## main
module main(
    input clk,
    input rst,
    input btnl,
	 input btnd,
	 input btnr,
	 input btnp,
	 input [3:0] speed,
    output [7:0] led,
	 output [6:0] seg,
	 output [3:0] an
    );
localparam DB_BITS  = 10;    
localparam DIV_MAX  = 2999;  
localparam DIV_BITS = 12;
localparam SEG_BITS = 10;    
wire [3:0] bebida;
wire [3:0] total;
wire [3:0] cambio;
reg [3:0] display;
wire reset_wire; 
wire reset_contador_wire;
wire cobrar_wire;
wire cancel_wire; 
wire hundred_wire; 
wire five_hundred_wire;
wire [2:0] c_type;
wire [2:0] c_type_saved;
wire t_expired;
wire [2:0] ing_type;
wire [1:0] t_value;
wire on_temp;
wire start_timer;
wire ok;
assign led[1:0] = 2'b00;
Debouncer #(.CNT_BITS(DB_BITS)) coffee(
	.clk(clk),
	.rst(rst),
	.signal(speed[0]),
	.signal_state(bebida[0])
);
Debouncer #(.CNT_BITS(DB_BITS)) coffee_milk(
	.clk(clk),
	.rst(rst),
	.signal(speed[1]),
	.signal_state(bebida[1])
);
Debouncer #(.CNT_BITS(DB_BITS)) cappuc(
	.clk(clk),
	.rst(rst),
	.signal(speed[2]),
	.signal_state(bebida[2])
);
Debouncer #(.CNT_BITS(DB_BITS)) mocca(
	.clk(clk),
	.rst(rst),
	.signal(speed[3]),
	.signal_state(bebida[3])
);
Debouncer #(.CNT_BITS(DB_BITS)) cancel(
		.clk(clk),
  ...
clock: 2.79 ns
lec_check: 0
abc_area: 1
cap_margin: 30
cell_pad_in_sites_global_placement: 0
core_aspect_ratio: 0.55
core_margin: 5
core_utilization: 41
cts_cluster_size: 26
gpl_timing_driven: 0
hold_slack_margin: 0.22
max_routing_layer: met4
min_routing_layer: met2
place_density_lb_addon: 0.19
slew_margin: 0
run.sh (not shown) runs the stock make flow with config.mk's settings and CLKGATE_MAP_FILE=.
The starting point completed with no timing, DRC or antenna violations.
Change:
- ABC_AREA: 1 -> 0
- CAP_MARGIN: 30 -> 0
- CORE_ASPECT_RATIO: 0.55 -> 1.02
- CORE_MARGIN: 5 -> 2
- CORE_UTILIZATION: 41 -> 72
- CTS_CLUSTER_DIAMETER: unset -> 45
- CTS_CLUSTER_SIZE: 26 -> unset
- GPL_TIMING_DRIVEN: 0 -> unset
- HOLD_SLACK_MARGIN: 0.22 -> unset
- MIN_ROUTING_LAYER: met2 -> unset
- SETUP_SLACK_MARGIN: unset -> 0.31
- clock period: 2.79 -> 2.27 ns (I/O delays scaled with it)
Outcome: The changed run finished but failed the layout checks on negative setup slack. Register-to-register slack is worse by 0.68 ns. Routed wire length went up by about 24%. Count of clock-buffer cells in the layout came out higher by 4. Synthesized cell count decreases by 20%. Sequential cell count is unchanged. Setup slack degrades by 0.68 ns. Synthesized area goes down by 3.3%. Global-route usage climbs by 7.0 points. Combinational power is lower by about 3%. Final area went up by about 3.4%. Hold slack gains 0.0058 ns.
Change:
- ABC_AREA: 0 -> unset
- CAP_MARGIN: 0 -> 20
- CELL_PAD_IN_SITES_GLOBAL_PLACEMENT: 0 -> unset
- CORE_ASPECT_RATIO: 1.02 -> unset
- CORE_UTILIZATION: 72 -> 11
- CTS_CLUSTER_DIAMETER: 45 -> unset
- MAX_ROUTING_LAYER: met4 -> unset
- PLACE_DENSITY_LB_ADDON: 0.19 -> unset
- SETUP_SLACK_MARGIN: 0.31 -> unset
- SLEW_MARGIN: 0 -> 20
- clock period: 2.27 -> 13.5 ns (I/O delays scaled with it)
The changed run went through all stages and came out clean.
Die area rises to 6.3 times its value.
Flip-flop count is unchanged.
Via count fell by about a fifth.
Cell count went up by well over a third.
Total power is lower by well over a third.
Area after synthesis does not change.
Sequential share of layout area came out lower by 1.8 points.
Count of clock-buffer cells in the layout rises by 1.

* * *

## try-cedar
Starting RTL as in the previous note.
==> flow/design.v (excerpt) <==
module main(
    input clk,
    input rst,
    input btnl,
	 input btnd,
	 input btnr,
	 input btnp,
	 input [3:0] speed,
    output [7:0] led,
	 output [6:0] seg,
	 output [3:0] an
    );
make LEC_CHECK=0 ABC_AREA=0 CAP_MARGIN=30 CELL_PAD_IN_SITES_GLOBAL_PLACEMENT=0 CORE_ASPECT_RATIO=0.55 CORE_MARGIN=2 CORE_UTILIZATION=58 MAX_ROUTING_LAYER=met4 SLEW_MARGIN=0 finish   # period 3.23 ns
Modified inputs, try-harbor compared to try-cedar
Settings: swapping 58 for 72 in CORE_UTILIZATION; putting SETUP_SLACK_MARGIN at 0.16 where nothing was set; putting PLACE_DENSITY_LB_ADDON at 0.19 where nothing was set; swapping 0.55 for 1.02 in CORE_ASPECT_RATIO; putting CTS_CLUSTER_DIAMETER at 45 where nothing was set; swapping 3.23 for 2.27 in the clock period (ns, I/O delays scaled along).
Notes after the runs:
- Diff try-harbor..try-cedar | clock latency on the worst-skew pair | negligible
- Between try-harbor and try-cedar, it is try-harbor whose non-clock buffer count is higher, by 33.
- Per the comparison of try-harbor with try-cedar, post-layout minimum cycle time shrank by 0.39 ns, worst ir drop on vdd grew by 59%, tightest slew margin relative to the limit grew by 3.9 points, post-detailed-placement cell area grew by 1.1%.
- try-harbor vs try-cedar on combined area of the multi-input logic cells: try-harbor is the higher one.
- Taking try-cedar over try-harbor, the net switching power figure ratio works out to 0.62.
- For number of placement rows, dividing the value from try-cedar by the value from try-harbor gives 0.800.
The inputs of try-fjord differ from those of try-harbor as listed below.
Settings: a change of CTS_CLUSTER_DIAMETER from 45 to 356; a change of ABC_AREA from 0 to 1; a change of SLEW_MARGIN from 0 to 20; a change of SETUP_SLACK_MARGIN from 0.16 to 0.28; a change of CAP_MARGIN from 30 to 20; a deleted MAX_ROUTING_LAYER that had been met4; an added CTS_CLUSTER_SIZE of 14; an added HOLD_SLACK_MARGIN of 0.29; a change of PLACE_DENSITY_LB_ADDON from 0.19 to 0.06; a deleted CORE_ASPECT_RATIO that had been 1.02; a deleted CELL_PAD_IN_SITES_GLOBAL_PLACEMENT that had been 0.
Findings:
On try-fjord: routed via count is 229 higher than what try-harbor gave. Timing endpoint of the critical path = comparador.cambio[0]: try-fjord; timing endpoint of the critical path = comparador.cambio[2]: try-harbor. try-harbor has higher xor and xnor fraction of the mapped netlist area than try-fjord. The lower final net count came out of try-harbor. try-harbor has a higher non-clock buffer count than try-fjord.
Setup changes, try-fjord to try-tundra
Settings: swapping 14 for 10 in CTS_CLUSTER_SIZE; clearing PLACE_DENSITY_LB_ADDON, which used to be 0.06; swapping 0.28 for 0.7 in SETUP_SLACK_MARGIN; clearing HOLD_SLACK_MARGIN, which used to be 0.29; swapping 356 for 366 in CTS_CLUSTER_DIAMETER; swapping 2.27 for 2.37 in the clock period (ns, I/O delays scaled along).
## What came out
- The post-route total power of try-tundra was inferior to that of try-fjord.
- Critical path depth (lower): try-tundra
- Compared with try-fjord, try-tundra ends up with a larger final cell area.
--- input diff try-tundra..try-maple ---
Settings: PLACE_DENSITY_LB_ADDON newly set to 0.0.
Findings:
try-maple and try-tundra ended up with roughly the same internal power.
The wire length of the first global-routing pass in try-maple sits about 3.6% above the value recorded for try-tundra.
Sort try-tundra and try-maple by final core area utilization, descending, and try-maple comes first.
Per the comparison of try-maple with try-tundra, final layout net count rose by 0.47%, detail-routed via count per cell increased about 1.2%, standard cell area after detailed placement was more or less identical, cell count went up by 6.
[inputs] try-onyx vs try-maple
Settings: changing SETUP_SLACK_MARGIN from 0.7 to -0.19; removing CTS_CLUSTER_SIZE (formerly 10); removing PLACE_DENSITY_LB_ADDON (formerly 0.0); removing ABC_AREA (formerly 1); removing CTS_CLUSTER_DIAMETER (formerly 366); changing the clock period (ns, I/O delays scaled along) from 2.37 to 2.34.
--- outcome ---
- try-onyx ran in full, but the layout does not pass; the checks complain about negative setup slack.
- try-maple finished end to end and its layout was clean on timing, DRC and antenna.
- [compare] base=try-maple new=try-onyx: filler cell count down 26, synthesized cell count decreased by 230 relative to the old numbers, via count shrank by 12%, maximum frequency fell about 21%, cell area after layout now sits lower.
- Looking at core outline area, try-onyx sits about 4% below try-maple.
- On total number of sequential cells, try-onyx and try-maple are basically level.

* * *

Setup of north:
Starting RTL as in the previous note.
Design main, start of the top module:
module main(
    input clk,
    input rst,
    input btnl,
	 input btnd,
	 input btnr,
	 input btnp,
	 input [3:0] speed,
    output [7:0] led,
	 output [6:0] seg,
	 output [3:0] an
    );
clock: 10.0 ns
lec_check: 0
abc_area: 1
cap_margin: 20
cell_pad_in_sites_global_placement: 1
core_aspect_ratio: 0.55
core_margin: 7
core_utilization: 40
cts_cluster_diameter: 77
gpl_routability_driven: 0
gpl_timing_driven: 0
hold_slack_margin: 0.24
place_density_lb_addon: 0.02
setup_slack_margin: -0.24
slew_margin: 40
tns_end_percent: 100
north ran to completion and came out clean on the timing, design-rule and antenna checks.
The inputs of south differ from those of north as listed below.
Settings: a deleted PLACE_DENSITY_LB_ADDON that had been 0.02; a change of CORE_UTILIZATION from 40 to 32; a change of SLEW_MARGIN from 40 to 25; a change of the clock period (ns, I/O delays scaled along) from 10.0 to 5.89.
==> comparison <==
Row combinational power: south higher / north lower
Going from north to south, total power grows by 1.1 mW.
Reported net switching power (north / south): 0.58
Compared with north, south shows non-filler instance count after layout that has gone up by a few percent.
The following lists how east was set up differently from south:
Settings: ABC_AREA: 1 -> unset; CORE_MARGIN: 7 -> 2; CELL_PAD_IN_SITES_GLOBAL_PLACEMENT: 1 -> unset; SETUP_SLACK_MARGIN: -0.24 -> unset; SLEW_MARGIN: 25 -> 20; CORE_ASPECT_RATIO: 0.55 -> unset; CTS_CLUSTER_DIAMETER: 77 -> unset; GPL_TIMING_DRIVEN: 0 -> unset; TNS_END_PERCENT: 100 -> unset; GPL_ROUTABILITY_DRIVEN: 0 -> unset; CORE_UTILIZATION: 32 -> 30; HOLD_SLACK_MARGIN: 0.24 -> unset; the clock period (ns, I/O delays scaled along): 5.89 -> 4.05.
--- outcome ---
- Both conditions hold for east: the flow ran to the end and the final layout passed the timing, design-rule and antenna checks.
- Re global-route usage over all layers: south and east aren't equal, and the lower value belongs to east.
- Clock skew delta (south -> east): insignificant
- Sort south and east by insertion delay of the later-clocked pin in the worst-skew pair asc -> top: east
- Compared with south, in east count of multi-input gates now smaller; final worst-path cycle share went up 18 points; leakage power figure fell 0.43 nW; cell count after placement shrank by 16%; cell-internal power rose 0.98 mW.
- Compared to south, east leaves more free space in the core.
- In the tables for south and east, chip area in the Yosys report reads higher with south.
Changes in west relative to east:
Settings: setting CTS_CLUSTER_SIZE to 14 for the first time; setting CTS_CLUSTER_DIAMETER to 210 for the first time; setting HOLD_SLACK_MARGIN to 0.29 for the first time; setting SETUP_SLACK_MARGIN to 0.4 for the first time; changing CORE_UTILIZATION from 30 to 72; setting PLACE_DENSITY_LB_ADDON to 0.27 for the first time; changing the clock period (ns, I/O delays scaled along) from 4.05 to 2.34.
### Flow results
- Result: PASS for each of east and west
- From east to west the numbers moved as follows: routed wire length picked up an extra 3300 um, placement row count lost 22, global-route wire length before repair picked up an extra about 10%, switching power share of the total neither gained nor lost much.
- west vs east — highest attainable clock frequency climbed by more than 10%
- west against east: synthesis-to-finish area growth now sits lower; hold slack now sits lower; number of signal-net buffers in the layout now sits higher; die area now sits lower.
- Looking at critical-path cell with the highest stage delay, the sky130_fd_sc_hd__dfxtp_4 result is from west; the sky130_fd_sc_hd__nor4_1 one comes from east.
No activity file was given, so power comes from the tool's default toggle rates.
